==> trial 13 <==
Design aluDesign, start of the top module:
module aluDesign#(parameter W = 8, N = 4) (clk,rst,CE,MODE,CIN,INP_VALID,CMD,OPA,OPB, ERR,OV,COUT,G,L,E, RES);
    input clk,rst,CE,MODE,CIN;
    input [1:0] INP_VALID;
    input [N-1:0] CMD;
    input [W-1:0] OPA,OPB;
    output reg ERR,OV,COUT,G,L,E;
        output reg [2*W-1:0] RES;
        reg [2*W-1:0] res_comb;
    parameter INV_INP = 2'b00, OPA_VALID = 2'b01, OPB_VALID = 2'b10, OPA_AND_OPB_VALID = 2'b11;
    parameter SHIFT_W = $clog2(W);
    reg [W-1:0] opa_r,opb_r;
    reg [N-1:0] cmd_r;
    reg [1:0] valid_r;
    reg mode_r,cin_r;
    reg cout_comb,ov_comb,g_comb,l_comb,e_comb,err_comb;
    always@(posedge clk,posedge rst) begin
        if(rst) begin
            opa_r <= 0;
            opb_r <= 0;
            cmd_r <= 0;
            valid_r <= 0;
            cin_r <= 0;
            mode_r <= 0;
        end
        else if(CE) begin
            opa_r <= OPA;
            opb_r <= OPB;
            cmd_r <= CMD;
            valid_r <= INP_VALID;
            cin_r <= CIN;
            mode_r <= MODE;
       end
    end
    always@(*) begin
        if(CE) begin
            res_comb = 0;
            err_comb = 0;
            cout_comb = 0;
            ov_comb = 0;
            g_comb = 0;
            l_comb = 0;
            e_comb = 0;
            if(mode_r == 1) begin
                case(valid_r)
  ...
==> flow/config.mk <==
export PLATFORM = sky130hd
export DESIGN_NAME = aluDesign
export DESIGN_NICKNAME = aluDesign
export VERILOG_FILES = /design/flow/design.v
export SDC_FILE = /design/flow/constraint.sdc
export NUM_CORES = 4
export LEC_CHECK = 0
export ABC_AREA = 1
export CAP_MARGIN = 20
export CORE_MARGIN = 2
export CORE_UTILIZATION = 66
export CTS_CLUSTER_DIAMETER = 333
export CTS_CLUSTER_SIZE = 98
export PLACE_DENSITY = 0.4
export SETUP_SLACK_MARGIN = 0.71
export SLEW_MARGIN = 20
==> flow/constraint.sdc <==
create_clock -name core_clock -period 3.9 [get_ports {clk}]
set_input_delay 0.7800 -clock core_clock [delete_from_list [all_inputs] [get_ports {clk}]]
set_output_delay 0.7800 -clock core_clock [all_outputs]
set_load 0.01 [all_outputs]
run.sh (not shown) runs the stock make flow with config.mk's settings and CLKGATE_MAP_FILE=.
==> build 23 (differences from trial 13) <==
- CORE_UTILIZATION: 66 -> 58
- CTS_CLUSTER_DIAMETER: 333 -> 266
- SETUP_SLACK_MARGIN: 0.71 -> 0.39
- SLEW_MARGIN: 20 -> 0
- TNS_END_PERCENT: unset -> 10
==> flow/constraint.sdc (replaced) <==
create_clock -name core_clock -period 6.0 [get_ports {clk}]
set_input_delay 1.2000 -clock core_clock [delete_from_list [all_inputs] [get_ports {clk}]]
set_output_delay 1.2000 -clock core_clock [all_outputs]
set_load 0.01 [all_outputs]
==> build 53 (differences from trial 13) <==
- CORE_UTILIZATION: 66 -> 65
- CTS_CLUSTER_DIAMETER: 333 -> unset
- PLACE_DENSITY: 0.4 -> unset
- SETUP_SLACK_MARGIN: 0.71 -> unset
==> comparison <==
In build 23 the register-to-register slack is better than in build 53, by 2.5 ns. Against build 53, the routed wire length of build 23 is lower by about 22%. Of build 53 and build 23, build 23 has the higher worst setup slack (gap 2.5 ns). Non-clock buffer count: build 53 is higher than build 23 (170). Against build 23, the sequential share of layout area of build 53 is lower by 1.4 points. Build 23 completed without violations. Trial 13 stopped in 5_1_grt (GRT-0232). Build 53 completed and failed the layout checks on negative setup slack. Die area, highest first: build 23, build 53, trial 13. Of build 23 and build 53, build 53 has the higher hold slack (gap 0.0035 ns). In build 53 the sequential power is higher than in build 23, by 56%.
==> figures <==
Instance area at placement: build 23 11300 um2; trial 13 12700 um2; build 53 12600 um2
Longest individual stage delay on the worst path: build 23 0.55 ns; trial 13 -; build 53 0.61 ns
Sum of negative setup slack: build 23 0 ns; trial 13 -; build 53 -17.81 ns
WL/cell: build 23 21.1 um; trial 13 -; build 53 25.1 um
Final HPWL DP: build 23 32400 um; trial 13 32900 um; build 53 32700 um
Final Skew: build 23 0.00815 ns; trial 13 -; build 53 0.0270 ns
Die Span Y: build 23 139 um; trial 13 130 um; build 53 131 um
WL met2: build 23 17500 um; trial 13 -; build 53 20100 um
Count of antenna diodes in the layout: build 23 0; trial 13 -; build 53 0
Number of nets with antenna violations after routing: build 23 0; trial 13 -; build 53 0
Routed via count divided by cell count: build 23 6.13; trial 13 -; build 53 6.79
Max Clock Freq: build 23 0.187 GHz; trial 13 -; build 53 0.173 GHz
Kind of end point of the critical path: build 23 flip-flop; trial 13 -; build 53 flip-flop
TAP cells: build 23 229; trial 13 -; build 53 216
Run status: build 23 complete, no violations; trial 13 aborted with a tool error; build 53 finished with violations
Last stage reached: build 23 -; trial 13 5_1_grt; build 53 -
Layout check failures: build 23 -; trial 13 -; build 53 negative setup slack
Max_cap viols: build 23 0; trial 13 -; build 53 0
Reg clk slew, reported paths: build 23 0.07 ns; trial 13 -; build 53 0.07 ns
Biggest consumer: build 23 combinational cells; trial 13 -; build 53 combinational cells


==> run a: inputs <==
==> flow/design.v <==
module aluDesign#(parameter W = 8, N = 4) (clk,rst,CE,MODE,CIN,INP_VALID,CMD,OPA,OPB, ERR,OV,COUT,G,L,E, RES);
    input clk,rst,CE,MODE,CIN;
    input [1:0] INP_VALID;
    input [N-1:0] CMD;
    input [W-1:0] OPA,OPB;
    output reg ERR,OV,COUT,G,L,E;
        output reg [2*W-1:0] RES;
        reg [2*W-1:0] res_comb;
    parameter INV_INP = 2'b00, OPA_VALID = 2'b01, OPB_VALID = 2'b10, OPA_AND_OPB_VALID = 2'b11;
    parameter SHIFT_W = $clog2(W);
    reg [W-1:0] opa_r,opb_r;
    reg [N-1:0] cmd_r;
    reg [1:0] valid_r;
    reg mode_r,cin_r;
    reg cout_comb,ov_comb,g_comb,l_comb,e_comb,err_comb;
    always@(posedge clk,posedge rst) begin
        if(rst) begin
            opa_r <= 0;
            opb_r <= 0;
            cmd_r <= 0;
            valid_r <= 0;
            cin_r <= 0;
            mode_r <= 0;
        end
        else if(CE) begin
            opa_r <= OPA;
            opb_r <= OPB;
            cmd_r <= CMD;
            valid_r <= INP_VALID;
            cin_r <= CIN;
            mode_r <= MODE;
       end
    end
    always@(*) begin
        if(CE) begin
            res_comb = 0;
            err_comb = 0;
            cout_comb = 0;
            ov_comb = 0;
            g_comb = 0;
            l_comb = 0;
            e_comb = 0;
            if(mode_r == 1) begin
                case(valid_r)
                    INV_INP : begin
                        res_comb = 0;
                        err_comb = 1;
                    end
                    OPA_VALID : begin
                        case(cmd_r)
                            4'b0100 : begin
                                res_comb = opa_r + 1;
                                cout_comb = res_comb[W];
                            end
                           4'b0101 : begin
                               res_comb = opa_r - 1;
                               ov_comb = res_comb[W];
                            end
                            default : err_comb = 1;
                        endcase
                    end
                    OPB_VALID : begin
                        case(cmd_r)
                            4'b0110 : begin
                                res_comb = opb_r + 1;
                                cout_comb = res_comb[W];
                            end
                            4'b0111 : begin
                                res_comb = opb_r - 1;
                                ov_comb = res_comb[W];
                            end
                            default : err_comb = 1;
                        endcase
                    end
                    OPA_AND_OPB_VALID : begin
                        case(cmd_r)
                            4'b0000 : begin
                                res_comb = opa_r + opb_r;
                                cout_comb = res_comb[W];
                            end
                            4'b0001 : begin
                                res_comb = opa_r - opb_r;
                                ov_comb = res_comb[W];
                            end
                            4'b0010 : begin
                                res_comb = opa_r + opb_r + cin_r;
                                cout_comb = res_comb[W];
                            end
                            4'b0011 : begin
                                res_comb = opa_r - opb_r - cin_r;
                                ov_comb = res_comb[W];
                            end
                            4'b1000 : begin
                                g_comb  = (opa_r > opb_r) ? 1:0;
                                l_comb = (opa_r < opb_r) ? 1:0;
                                e_comb = (opa_r == opb_r) ? 1:0;
                            end
                            4'b1001 : begin
                                res_comb = (opa_r + 1) * (opb_r + 1);
                            end
                            4'b1010 : begin
                                res_comb = (opa_r<<1) * (opb_r);
                            end
                            4'b1011 : begin
                                res_comb = $signed(opa_r) + $signed(opb_r);
                                ov_comb = (($signed(opa_r) > 0) && ($signed(opb_r) > 0) && ($signed(res_comb[W-1:0])<=0) || ($signed(opa_r) < 0) && ($signed(opb_r) < 0) && ($signed(res_comb[W-1:0]) >= 0));
                                g_comb  = ($signed(opa_r) > $signed(opb_r)) ? 1:0;
                                l_comb = ($signed(opa_r) < $signed(opb_r)) ? 1:0;
                                e_comb = ($signed(opa_r) == $signed(opb_r)) ? 1:0;
                            end
                            4'b1100 : begin
                                res_comb = $signed(opa_r) - $signed(opb_r);
                                ov_comb = (($signed(opa_r) > 0) && ($signed(opb_r) < 0) && ($signed(res_comb[W-1:0]) <= 0) || ($signed(opa_r) < 0) && ($signed(opb_r) > 0) && ($signed(res_comb[W-1:0]) >= 0));
                                g_comb  = ($signed(opa_r) > $signed(opb_r)) ? 1:0;
                                l_comb = ($signed(opa_r) < $signed(opb_r)) ? 1:0;
                                e_comb = ($signed(opa_r) == $signed(opb_r)) ? 1:0;
                            end
                            default : err_comb = 1;
                        endcase
                    end
                    default : err_comb = 1;
                endcase
            end
            else begin
                case(valid_r)
                    INV_INP : begin
                        res_comb = 0;
                        err_comb = 1;
                    end
                    OPA_VALID : begin
                        case(cmd_r)
                            4'b0110 : begin
                                res_comb = ~(opa_r);
                                res_comb[2*W-1 : 8] = 0;
                            end
                            4'b1000 : begin
                                res_comb = opa_r >> 1;
                            end
                            4'b1001 : begin
                                res_comb = opa_r << 1;
                            end
                            default : err_comb = 1;
                        endcase
                    end
                    OPB_VALID : begin
                        case(cmd_r)
                            4'b0111 : begin
                                res_comb = ~(opb_r);
                                res_comb[2*W-1 : 8] = 0;
                            end
                            4'b1010 : begin
                                res_comb = opb_r >> 1;
                            end
                            4'b1011 : begin
                                res_comb = opb_r << 1;
                            end
                            default : err_comb = 1;
                        endcase
                    end
                    OPA_AND_OPB_VALID : begin
                        case(cmd_r)
                            4'b0000 : begin
                                res_comb = opa_r & opb_r;
                            end
                            4'b0001 : begin
                                res_comb = ~(opa_r & opb_r);
                                res_comb[2*W-1 : 8] = 0;
                            end
                            4'b0010 : begin
                                res_comb = opa_r | opb_r;
                            end
                            4'b0011 : begin
                                res_comb = ~(opa_r | opb_r);
                                res_comb[2*W-1 : 8] = 0;
                            end
                            4'b0100 : begin
                                res_comb = opa_r ^ opb_r;
                            end
                            4'b0101 : begin
                                res_comb = ~(opa_r ^ opb_r);
                                res_comb[2*W-1 : 8] = 0;
                            end
                            4'b1100 : begin
                                if( |(opb_r[(W-1) : (SHIFT_W+1)])) begin
                                    err_comb = 1;
                                    res_comb = 0;
                                end
                                else
                                    res_comb = (opa_r << (opb_r[SHIFT_W-1:0])) | opa_r >> (W - (opb_r[SHIFT_W-1:0]));
                                    res_comb[2*W-1 : 8] = 0;
                            end
                            4'b1101 : begin
                                if( |(opb_r[(W-1) : (SHIFT_W+1)])) begin
                                    res_comb = 0;
                                    err_comb = 1;
                                end
                                else
                                    res_comb = (opa_r >> opb_r[SHIFT_W-1:0]) | opa_r << (W - opb_r[SHIFT_W-1:0]);
                                    res_comb[2*W-1 : 8] = 0;
                            end
                            default : err_comb = 1;
                        endcase
                    end
                    default : err_comb = 1;
                endcase
            end
        end
        else begin
           res_comb = 0;
           err_comb = 0;
           cout_comb = 0;
           ov_comb = 0;
           g_comb = 0;
           l_comb = 0;
           e_comb = 0;
        end
    end
    always@(posedge clk, posedge rst) begin
        if(rst) begin
            RES <= 0;
            COUT <= 0;
            OV <= 0;
            G <= 0;
            L <= 0;
            E <= 0;
            ERR  <= 0;
        end
        else if(CE) begin
            RES <= res_comb;
                COUT <= cout_comb;
                OV <= ov_comb;
                G <= g_comb;
                L <= l_comb;
                E <= e_comb;
                ERR  <= err_comb;
        end
    end
endmodule
==> flow/run.sh <==
#!/bin/bash
# the make line also repeats each setting of config.mk as NAME=value (left out here)
make -C /OpenROAD-flow-scripts/flow DESIGN_CONFIG=/design/flow/config.mk WORK_HOME=/design/flow/orfs CLKGATE_MAP_FILE= finish
==> flow/config.mk <==
export PLATFORM = sky130hd
export DESIGN_NAME = aluDesign
export DESIGN_NICKNAME = aluDesign
export VERILOG_FILES = /design/flow/design.v
export SDC_FILE = /design/flow/constraint.sdc
export NUM_CORES = 4
export LEC_CHECK = 0
export CAP_MARGIN = 20
export CELL_PAD_IN_SITES_DETAIL_PLACEMENT = 2
export CORE_MARGIN = 2
export CORE_UTILIZATION = 18
export CTS_CLUSTER_DIAMETER = 177
export CTS_CLUSTER_SIZE = 56
export GPL_ROUTABILITY_DRIVEN = 1
export PLACE_DENSITY_LB_ADDON = 0.25
export SLEW_MARGIN = 40
==> flow/constraint.sdc <==
create_clock -name core_clock -period 6.0 [get_ports {clk}]
set_input_delay 1.2000 -clock core_clock [delete_from_list [all_inputs] [get_ports {clk}]]
set_output_delay 1.2000 -clock core_clock [all_outputs]
set_load 0.01 [all_outputs]
==> inputs of run b, as changes to run a <==
ABC_AREA = 1   (was unset)
CELL_PAD_IN_SITES_DETAIL_PLACEMENT = unset   (was 2)
CORE_UTILIZATION = 59   (was 18)
CTS_CLUSTER_DIAMETER = 333   (was 177)
CTS_CLUSTER_SIZE = 98   (was 56)
GPL_ROUTABILITY_DRIVEN = unset   (was 1)
PLACE_DENSITY_LB_ADDON = unset   (was 0.25)
SLEW_MARGIN = 20   (was 40)
==> flow/constraint.sdc (replaced) <==
create_clock -name core_clock -period 3.9 [get_ports {clk}]
set_input_delay 0.7800 -clock core_clock [delete_from_list [all_inputs] [get_ports {clk}]]
set_output_delay 0.7800 -clock core_clock [all_outputs]
set_load 0.01 [all_outputs]
==> inputs of run c, as changes to run a <==
CAP_MARGIN = 0   (was 20)
CELL_PAD_IN_SITES_DETAIL_PLACEMENT = unset   (was 2)
CORE_UTILIZATION = 69   (was 18)
CTS_CLUSTER_DIAMETER = unset   (was 177)
CTS_CLUSTER_SIZE = 37   (was 56)
GPL_ROUTABILITY_DRIVEN = unset   (was 1)
PLACE_DENSITY_LB_ADDON = unset   (was 0.25)
SETUP_SLACK_MARGIN = 1.19   (was unset)
SLEW_MARGIN = 20   (was 40)
==> flow/constraint.sdc (replaced) <==
create_clock -name core_clock -period 4.42 [get_ports {clk}]
set_input_delay 0.8840 -clock core_clock [delete_from_list [all_inputs] [get_ports {clk}]]
set_output_delay 0.8840 -clock core_clock [all_outputs]
set_load 0.01 [all_outputs]
==> run notes <==
Physical implementation

The run finished, with violations left. The checks that failed: setup timing. The proportion of netlist area held by the largest area contributor is 16.32%.

The average wire per standard cell is 23.17 um. The total via count in the routed design is 13530. The met2 track utilization from global routing is 70.81%. After global routing the overflow that remains totals 0. The basic-gate share of the synthesized area counting and, or, nand and nor cells is 29.56%. The layout report lists the combined flip-flop and latch area as 1159 um^2. The final HPWL from detailed placement is 34.00 mm. The proportion of final cell area spent on non-clock buffers is about 16%.

In the final layout, the clock buffer count is 5. The cell area after layout is 13520 um^2. The final worst setup slack is -1.411 ns.

The global-route met1 utilization is 56.81%. The total of endpoints with negative setup slack in the final report is 13. The routed length on met2 is 19.79 mm.
(the above is from run b)
==> run notes <==
Implementation summary

The cell accounting for the most synthesized area is sky130_fd_sc_hd__fa_1. Detailed placement ended at an HPWL of 32.08 mm. The basic-gate share of the synthesized area counting and, or, nand and nor cells is approximately a fifth. The proportion of netlist area held by the largest area contributor is 16.24%. The global-route met1 utilization is 81.48%. Recorded from the global router log, the overflow total was 43. The tool reported: "[ERROR GRT-0232] Routing congestion too high. Check the congestion heatmap in the GUI". According to the logs, the last stage reached was global routing (5_1_grt).

The run stopped with a tool error. The full die area is 16370 um^2. Global routing consumed, on the met2 layer, 94.31% of the routing resources. The post-synth net total is 1587. The synthesis run shows multiplexers occupying 3.176% of the cell area. The floorplan has 45 rows.
(the above is from run c)
==> run notes <==
Physical implementation

The combinational power share is about four fifths. The number of clock buffer instances in the layout is 6. Internal power comes to 1466 uW.

The maximum clock insertion buffer count is 2. The met2 track utilization from global routing is between 20% and 30%. The synthesized design devotes to its leading area cell type 16.24% of total area. The flow ran to the end and the layout has no timing, DRC or antenna violations. Summed over all layers, the global routing overflow is 0.

The basic-gate share of the synthesized area counting and, or, nand and nor cells is 20.10%. The routed length on met2 is 24.13 mm. The total via count in the routed design is 10960.

The global-route met1 utilization is 23.00%. Per the finish-stage timing summary, setup violations number 0. The layout stage reports a final design area of 12370 um^2. The minimum setup slack among reg-to-reg paths is 0.29 ns. The average wire per standard cell is 23.73 um. The final HPWL from detailed placement is roughly 42 mm.
(the above is from run a)
No activity file was given, so power comes from the tool's default toggle rates.
